==> cedar: inputs <==
// compl_mul
module compl_mul(
   input logic clk_i, 
   input logic srst_i,
   input logic signed [17:0]data_a_i_i,   
   input logic signed [17:0]data_a_q_i,   
   input logic signed [17:0]data_b_i_i,   
   input logic signed [17:0]data_b_q_i,   
   output  logic signed  [36:0]data_i_o,    
   output  logic signed [36:0]data_q_o     
   );
Settings: LEC_CHECK=0, CAP_MARGIN=20, CELL_PAD_IN_SITES_DETAIL_PLACEMENT=1, CELL_PAD_IN_SITES_GLOBAL_PLACEMENT=3, CORE_MARGIN=2, CORE_UTILIZATION=49, CTS_CLUSTER_DIAMETER=194, GPL_TIMING_DRIVEN=0, PLACE_DENSITY_LB_ADDON=0.29, SETUP_SLACK_MARGIN=0.58, SLEW_MARGIN=20; clock period 13.3 ns.
run.sh (not shown) runs the stock make flow with config.mk's settings and CLKGATE_MAP_FILE=.
==> inputs of fjord, as changes to cedar <==
==> flow/config.mk (replaced) <==
export PLATFORM = sky130hd
export DESIGN_NAME = compl_mul
export DESIGN_NICKNAME = compl_mul
export VERILOG_FILES = /design/flow/design.v
export SDC_FILE = /design/flow/constraint.sdc
export NUM_CORES = 4
export LEC_CHECK = 0
export CAP_MARGIN = 20
export CELL_PAD_IN_SITES_DETAIL_PLACEMENT = 0
export CELL_PAD_IN_SITES_GLOBAL_PLACEMENT = 0
export CORE_MARGIN = 2
export CORE_UTILIZATION = 65
export CTS_CLUSTER_DIAMETER = 194
export CTS_CLUSTER_SIZE = 54
export GPL_TIMING_DRIVEN = 1
export SETUP_SLACK_MARGIN = 0.58
export SLEW_MARGIN = 20
==> flow/constraint.sdc (replaced) <==
create_clock -name core_clock -period 7.94 [get_ports {clk_i}]
set_input_delay 1.5880 -clock core_clock [delete_from_list [all_inputs] [get_ports {clk_i}]]
set_output_delay 1.5880 -clock core_clock [all_outputs]
set_load 0.01 [all_outputs]
==> notes <==
- fjord finished with setup timing left. cedar finished clean.
- Of fjord and cedar, fjord has the higher first-iteration DRC count (gap about 10%, measured against cedar).
- Between fjord and cedar, the lower global-route usage is in cedar (gap 1.4 points).
- Final area: fjord is higher than cedar (about 20%).
- Worst hold slack: cedar is higher than fjord (1.2 ns).
==> figures <==
Result of the run: fjord complete, but fails checks; cedar no timing/DRC/antenna violations
Violated checks: fjord setup timing; cedar -
GRT met3 Usage: fjord 18.23%; cedar 11.76%
DR pass1 iterations: fjord 12; cedar 7
Number of antenna violations at the first check in global routing: fjord 9; cedar 63
First element of the critical path: fjord data_a_i_i[4]; cedar data_b_q_i[11]
Slew at the pin closest to its max-slew limit: fjord 0.6567 ns; cedar 1.372 ns
RD Place Congestion: fjord 1.093; cedar 1.198
Slowest cell on the critical path: fjord fa_2; cedar clkdlybuf4s50_1
Fp util: fjord 65.75%; cedar 49.28%
Maximum number of pins on one net before global-route repair: fjord 48; cedar 17

---

==> inputs of run K <==
Starting RTL as in the previous note.
==> flow/config.mk <==
export PLATFORM = sky130hd
export DESIGN_NAME = compl_mul
export DESIGN_NICKNAME = compl_mul
export VERILOG_FILES = /design/flow/design.v
export SDC_FILE = /design/flow/constraint.sdc
export NUM_CORES = 4
export LEC_CHECK = 0
export ABC_AREA = 0
export CAP_MARGIN = 20
export CELL_PAD_IN_SITES_GLOBAL_PLACEMENT = 1
export CORE_ASPECT_RATIO = 1.27
export CORE_MARGIN = 2
export CORE_UTILIZATION = 60
export CTS_CLUSTER_DIAMETER = 377
export CTS_CLUSTER_SIZE = 97
export SLEW_MARGIN = 20
export TNS_END_PERCENT = 20
==> flow/constraint.sdc <==
create_clock -name core_clock -period 16.0 [get_ports {clk_i}]
set_input_delay 3.2000 -clock core_clock [delete_from_list [all_inputs] [get_ports {clk_i}]]
set_output_delay 3.2000 -clock core_clock [all_outputs]
set_load 0.01 [all_outputs]
==> run A: changes against run K <==
==> flow/config.mk (replaced) <==
export PLATFORM = sky130hd
export DESIGN_NAME = compl_mul
export DESIGN_NICKNAME = compl_mul
export VERILOG_FILES = /design/flow/design.v
export SDC_FILE = /design/flow/constraint.sdc
export NUM_CORES = 4
export LEC_CHECK = 0
export ABC_AREA = 1
export CAP_MARGIN = 20
export CORE_MARGIN = 2
export CORE_UTILIZATION = 54
export CTS_CLUSTER_DIAMETER = 385
export CTS_CLUSTER_SIZE = 99
export SLEW_MARGIN = 20
==> flow/constraint.sdc (replaced) <==
create_clock -name core_clock -period 9.57 [get_ports {clk_i}]
set_input_delay 1.9140 -clock core_clock [delete_from_list [all_inputs] [get_ports {clk_i}]]
set_output_delay 1.9140 -clock core_clock [all_outputs]
set_load 0.01 [all_outputs]
==> results <==
- Between run A and run K, the lower area after synthesis is in run K (gap 4.6%, measured against run K).
- Of run K and run A, run K has the higher hold slack (gap 810 ps).
- Against run A, the global-route usage of run K is lower by 3.5 points.
- Against run A, the design area of run K is smaller by 6.5%.
- Between run K and run A, the lower final cell count is in run K (gap about 18%, measured against run A).
- Against run A, the die size of run K is lower by 14%.
- Between run K and run A, the lower synthesized cell count is in run K (gap about 17%, measured against run A).
- In run A the routed wire length is higher than in run K, by 34%.

---

==> inputs of job 7932 <==
compl_mul again, from the RTL that the note above started with.
==> flow/design.v (excerpt) <==
module compl_mul(
   input logic clk_i, 
   input logic srst_i,
   input logic signed [17:0]data_a_i_i,   
   input logic signed [17:0]data_a_q_i,   
   input logic signed [17:0]data_b_i_i,   
   input logic signed [17:0]data_b_q_i,   
   output  logic signed  [36:0]data_i_o,    
   output  logic signed [36:0]data_q_o     
   );
export LEC_CHECK = 0
export CAP_MARGIN = 20
export CORE_ASPECT_RATIO = 0.7
export CORE_MARGIN = 2
export CORE_UTILIZATION = 72
export CTS_CLUSTER_DIAMETER = 347
export CTS_CLUSTER_SIZE = 92
export PLACE_DENSITY = 0.39
export SETUP_SLACK_MARGIN = 0.88
export SLEW_MARGIN = 20
export TNS_END_PERCENT = 10
create_clock -name core_clock -period 6.55 [get_ports {clk_i}]
==> job 6208: changes against job 7932 <==
==> flow/config.mk (replaced) <==
export PLATFORM = sky130hd
export DESIGN_NAME = compl_mul
export DESIGN_NICKNAME = compl_mul
export VERILOG_FILES = /design/flow/design.v
export SDC_FILE = /design/flow/constraint.sdc
export NUM_CORES = 4
export LEC_CHECK = 0
export CAP_MARGIN = 20
export CORE_MARGIN = 2
export CORE_UTILIZATION = 25
export SLEW_MARGIN = 20
==> flow/constraint.sdc (replaced) <==
create_clock -name core_clock -period 11.8 [get_ports {clk_i}]
set_input_delay 2.3600 -clock core_clock [delete_from_list [all_inputs] [get_ports {clk_i}]]
set_output_delay 2.3600 -clock core_clock [all_outputs]
set_load 0.01 [all_outputs]
==> job 8361: changes against job 7932 <==
==> flow/config.mk (replaced) <==
export PLATFORM = sky130hd
export DESIGN_NAME = compl_mul
export DESIGN_NICKNAME = compl_mul
export VERILOG_FILES = /design/flow/design.v
export SDC_FILE = /design/flow/constraint.sdc
export NUM_CORES = 4
export LEC_CHECK = 0
export ABC_AREA = 1
export CAP_MARGIN = 10
export CORE_ASPECT_RATIO = 0.98
export CORE_MARGIN = 2
export CORE_UTILIZATION = 45
export MAX_ROUTING_LAYER = met4
export SLEW_MARGIN = 20
export TNS_END_PERCENT = 90
==> flow/constraint.sdc (replaced) <==
create_clock -name core_clock -period 11.9 [get_ports {clk_i}]
set_input_delay 2.3800 -clock core_clock [delete_from_list [all_inputs] [get_ports {clk_i}]]
set_output_delay 2.3800 -clock core_clock [all_outputs]
set_load 0.01 [all_outputs]
==> comparison table <==
quantity	job 7932	job 8361	job 6208
Post-synthesis instance area	0.0509 mm²	0.0533 mm²	0.0509 mm²
Vias post-DR	39500	40500	34900
Detailed Route WL	154 mm	171 mm	139 mm
XORs/XNORs by Area	1.70%	0.444%	1.70%
Fraction of standard cell area in multi-input logic	71.4%	75.4%	76.1%
End point of the worst hold path	data_i_o[28]	data_i_o[3]	data_i_o[28]
Worst EP required	6850 ps	12160 ps	12090 ps
AO/OA Area Share	2.39%	2.61%	2.39%
DP Worst Slack	-2390 ps	1070 ps	526 ps
Result of the run	failed layout checks	finished clean	finished clean
Violated checks	negative setup slack	-	-
Met1 Track Usage GR	56.1%	39.4%	20.0%
Total tool warning count	38	33	33
Initial detailed-routing violation count	3842	3070	1953
Layout non-clock buf frac	14.7%	3.23%	4.73%
Comb gate area	0.0442 mm²	0.0424 mm²	0.0428 mm²
DP HPWL	110 mm	142 mm	121 mm
Critical-path maximum fanout	15	35	12

---

==> inputs of try-nickel <==
Starting RTL as in the previous note.
Settings: LEC_CHECK=0, CAP_MARGIN=20, CELL_PAD_IN_SITES_DETAIL_PLACEMENT=1, CELL_PAD_IN_SITES_GLOBAL_PLACEMENT=0, CORE_MARGIN=10, CORE_UTILIZATION=49, CTS_CLUSTER_DIAMETER=66, GPL_ROUTABILITY_DRIVEN=0, GPL_TIMING_DRIVEN=1, PLACE_DENSITY=0.81, SLEW_MARGIN=20; clock period 12.4 ns.
==> try-tundra (differences from try-nickel) <==
Settings changed: CELL_PAD_IN_SITES_DETAIL_PLACEMENT 1 to 0, CORE_MARGIN 10 to 2, CORE_UTILIZATION 49 to 70, CTS_CLUSTER_DIAMETER 66 to 194, GPL_ROUTABILITY_DRIVEN 0 to unset, PLACE_DENSITY 0.81 to unset, SETUP_SLACK_MARGIN set to 0.58.
==> flow/constraint.sdc (replaced) <==
create_clock -name core_clock -period 7.72 [get_ports {clk_i}]
set_input_delay 1.5440 -clock core_clock [delete_from_list [all_inputs] [get_ports {clk_i}]]
set_output_delay 1.5440 -clock core_clock [all_outputs]
set_load 0.01 [all_outputs]
==> qor.yml <==
final_layout:
  fin_util_pct: 52.36
  logic_area_um2: 42810
routing:
  dr_total_vias: 44353
status:
  status: "complete, but fails checks"
  violations: "setup timing"
sta:
  final-setup-viol-count: 4
  setup_ws_ns: -0.2594
placement:
  placed_cells: 6750
Source of the figures above: try-nickel

==> qor.yml <==
status:
  status: "complete, but fails checks"
  violations: "setup timing"
sta:
  final-setup-viol-count: 47
  setup_ws_ns: -0.7726
Source of the figures above: try-tundra


---

==> ember: inputs <==
compl_mul again, from the RTL that the note above started with.
Design compl_mul, start of the top module:
module compl_mul(
   input logic clk_i, 
   input logic srst_i,
   input logic signed [17:0]data_a_i_i,   
   input logic signed [17:0]data_a_q_i,   
   input logic signed [17:0]data_b_i_i,   
   input logic signed [17:0]data_b_q_i,   
   output  logic signed  [36:0]data_i_o,    
   output  logic signed [36:0]data_q_o     
   );
clock: 12.4 ns
lec_check: 0
cap_margin: 20
cell_pad_in_sites_detail_placement: 1
cell_pad_in_sites_global_placement: 3
core_aspect_ratio: 0.87
core_margin: 10
core_utilization: 65
cts_cluster_diameter: 69
gpl_routability_driven: 1
gpl_timing_driven: 1
min_routing_layer: met2
place_density: 0.81
setup_slack_margin: -0.91
slew_margin: 20
==> willow: changes against ember <==
==> flow/config.mk (replaced) <==
export PLATFORM = sky130hd
export DESIGN_NAME = compl_mul
export DESIGN_NICKNAME = compl_mul
export VERILOG_FILES = /design/flow/design.v
export SDC_FILE = /design/flow/constraint.sdc
export NUM_CORES = 4
export LEC_CHECK = 0
export ABC_AREA = 1
export CAP_MARGIN = 20
export CORE_MARGIN = 2
export CORE_UTILIZATION = 44
export SLEW_MARGIN = 20
==> flow/constraint.sdc (replaced) <==
create_clock -name core_clock -period 9.57 [get_ports {clk_i}]
set_input_delay 1.9140 -clock core_clock [delete_from_list [all_inputs] [get_ports {clk_i}]]
set_output_delay 1.9140 -clock core_clock [all_outputs]
set_load 0.01 [all_outputs]
==> pepper: changes against ember <==
==> flow/config.mk (replaced) <==
export PLATFORM = sky130hd
export DESIGN_NAME = compl_mul
export DESIGN_NICKNAME = compl_mul
export VERILOG_FILES = /design/flow/design.v
export SDC_FILE = /design/flow/constraint.sdc
export NUM_CORES = 4
export LEC_CHECK = 0
export CAP_MARGIN = 40
export CORE_MARGIN = 2
export CORE_UTILIZATION = 47
export GPL_ROUTABILITY_DRIVEN = 0
export GPL_TIMING_DRIVEN = 0
export SETUP_SLACK_MARGIN = 3.98
export SLEW_MARGIN = 20
==> flow/constraint.sdc (replaced) <==
create_clock -name core_clock -period 16.0 [get_ports {clk_i}]
set_input_delay 3.2000 -clock core_clock [delete_from_list [all_inputs] [get_ports {clk_i}]]
set_output_delay 3.2000 -clock core_clock [all_outputs]
set_load 0.01 [all_outputs]
==> zinc: changes against ember <==
==> flow/config.mk (replaced) <==
export PLATFORM = sky130hd
export DESIGN_NAME = compl_mul
export DESIGN_NICKNAME = compl_mul
export VERILOG_FILES = /design/flow/design.v
export SDC_FILE = /design/flow/constraint.sdc
export NUM_CORES = 4
export LEC_CHECK = 0
export CAP_MARGIN = 20
export CORE_MARGIN = 2
export CORE_UTILIZATION = 72
export MAX_ROUTING_LAYER = met4
export PLACE_DENSITY_LB_ADDON = 0.25
export SLEW_MARGIN = 20
==> flow/constraint.sdc (replaced) <==
create_clock -name core_clock -period 7.97 [get_ports {clk_i}]
set_input_delay 1.5940 -clock core_clock [delete_from_list [all_inputs] [get_ports {clk_i}]]
set_output_delay 1.5940 -clock core_clock [all_outputs]
set_load 0.01 [all_outputs]
==> comparison <==
- ember did not get past global placement without I/O. zinc did not get past global routing (GRT-0232). willow finished clean. pepper finished with timing, DRC and antenna clean.
- Die area, lowest first: zinc, ember, pepper, willow.
- In willow the via count is larger than in pepper, by 6.1%.
- Of willow and pepper, pepper has the higher non-clock buffer count (gap 160).
- Against pepper, the final cell count of willow is higher by 15%.

---

==> run a <==
==> flow/design.v <==
`timescale 1ns / 1ps
module compl_mul(
   input logic clk_i, 
   input logic srst_i,
   input logic signed [17:0]data_a_i_i,   
   input logic signed [17:0]data_a_q_i,   
   input logic signed [17:0]data_b_i_i,   
   input logic signed [17:0]data_b_q_i,   
   output  logic signed  [36:0]data_i_o,    
   output  logic signed [36:0]data_q_o     
   );
   logic signed [35:0] prod_ii, prod_iq, prod_qi, prod_qq;
   assign prod_ii = data_a_i_i * data_b_i_i;
   assign prod_qq = data_a_q_i * data_b_q_i;
   assign prod_iq = data_a_i_i * data_b_q_i;
   assign prod_qi = data_a_q_i * data_b_i_i;
   always_ff@(posedge clk_i) begin
       if(srst_i)begin
           data_i_o<=0;
           data_q_o<=0;
       end
       else begin
           data_i_o<=prod_ii-prod_qq;
           data_q_o<=prod_iq+prod_qi;
       end
   end
endmodule
==> flow/run.sh <==
#!/bin/bash
# the make line also repeats each setting of config.mk as NAME=value (left out here)
make -C /OpenROAD-flow-scripts/flow DESIGN_CONFIG=/design/flow/config.mk WORK_HOME=/design/flow/orfs CLKGATE_MAP_FILE= finish
==> flow/config.mk <==
export PLATFORM = sky130hd
export DESIGN_NAME = compl_mul
export DESIGN_NICKNAME = compl_mul
export VERILOG_FILES = /design/flow/design.v
export SDC_FILE = /design/flow/constraint.sdc
export NUM_CORES = 4
export LEC_CHECK = 0
export CAP_MARGIN = 20
export CORE_ASPECT_RATIO = 0.5
export CORE_MARGIN = 2
export CORE_UTILIZATION = 72
export CTS_CLUSTER_DIAMETER = 347
export CTS_CLUSTER_SIZE = 92
export PLACE_DENSITY = 0.78
export SETUP_SLACK_MARGIN = 0.88
export SLEW_MARGIN = 20
export TNS_END_PERCENT = 10
==> flow/constraint.sdc <==
create_clock -name core_clock -period 6.55 [get_ports {clk_i}]
set_input_delay 1.3100 -clock core_clock [delete_from_list [all_inputs] [get_ports {clk_i}]]
set_output_delay 1.3100 -clock core_clock [all_outputs]
set_load 0.01 [all_outputs]
==> inputs of run b, as changes to run a <==
==> flow/config.mk (replaced) <==
export PLATFORM = sky130hd
export DESIGN_NAME = compl_mul
export DESIGN_NICKNAME = compl_mul
export VERILOG_FILES = /design/flow/design.v
export SDC_FILE = /design/flow/constraint.sdc
export NUM_CORES = 4
export LEC_CHECK = 0
export CAP_MARGIN = 20
export CORE_MARGIN = 2
export CORE_UTILIZATION = 66
export SETUP_SLACK_MARGIN = 2.84
export SLEW_MARGIN = 20
==> flow/constraint.sdc (replaced) <==
create_clock -name core_clock -period 11.1 [get_ports {clk_i}]
set_input_delay 2.2200 -clock core_clock [delete_from_list [all_inputs] [get_ports {clk_i}]]
set_output_delay 2.2200 -clock core_clock [all_outputs]
set_load 0.01 [all_outputs]
==> summary of the runs <==
- Run b completed without violations. Run a finished but fails on negative setup slack.
- Against run b, the worst setup slack of run a is lower by 3.8 ns.
- Against run b, the global-route usage of run a is higher by 6.2 points.
- In run b the die size is higher than in run a, by about 9%.
- Against run a, the sequential share of layout area of run b is higher by 0.11 points.
- Cell area: run b is lower than run a (4.3%).
- Synthesized cell count is the same in run a and run b.
==> figures <==
quantity	run b	run a
Well-Tap Cells	1030	945
Met2 routed WL	77.2 mm	80.4 mm
Die ar.	0.0794 mm^2	0.0730 mm^2
Clock Buffer Count	9	10
Clock edge transition at the registers on the reported setup and hold paths	0.09 ns	0.07 ns
Signal buffers share of area	0.122	0.166
Normalized max-slew margin	0.507	0.167
Number of optimization iterations in the first detailed-route pass	8	9
Status	no timing/DRC/antenna violations	complete, but fails checks
Reasons for failing layout checks	-	negative setup slack
Dpl hpwl	118 mm	115 mm
Area of the multi-input gates	0.0448 mm^2	0.0444 mm^2
Period utilization	0.806	1.26
Floorplan row count	101	68
Violation count after the first detailed-route iteration	3737	5647
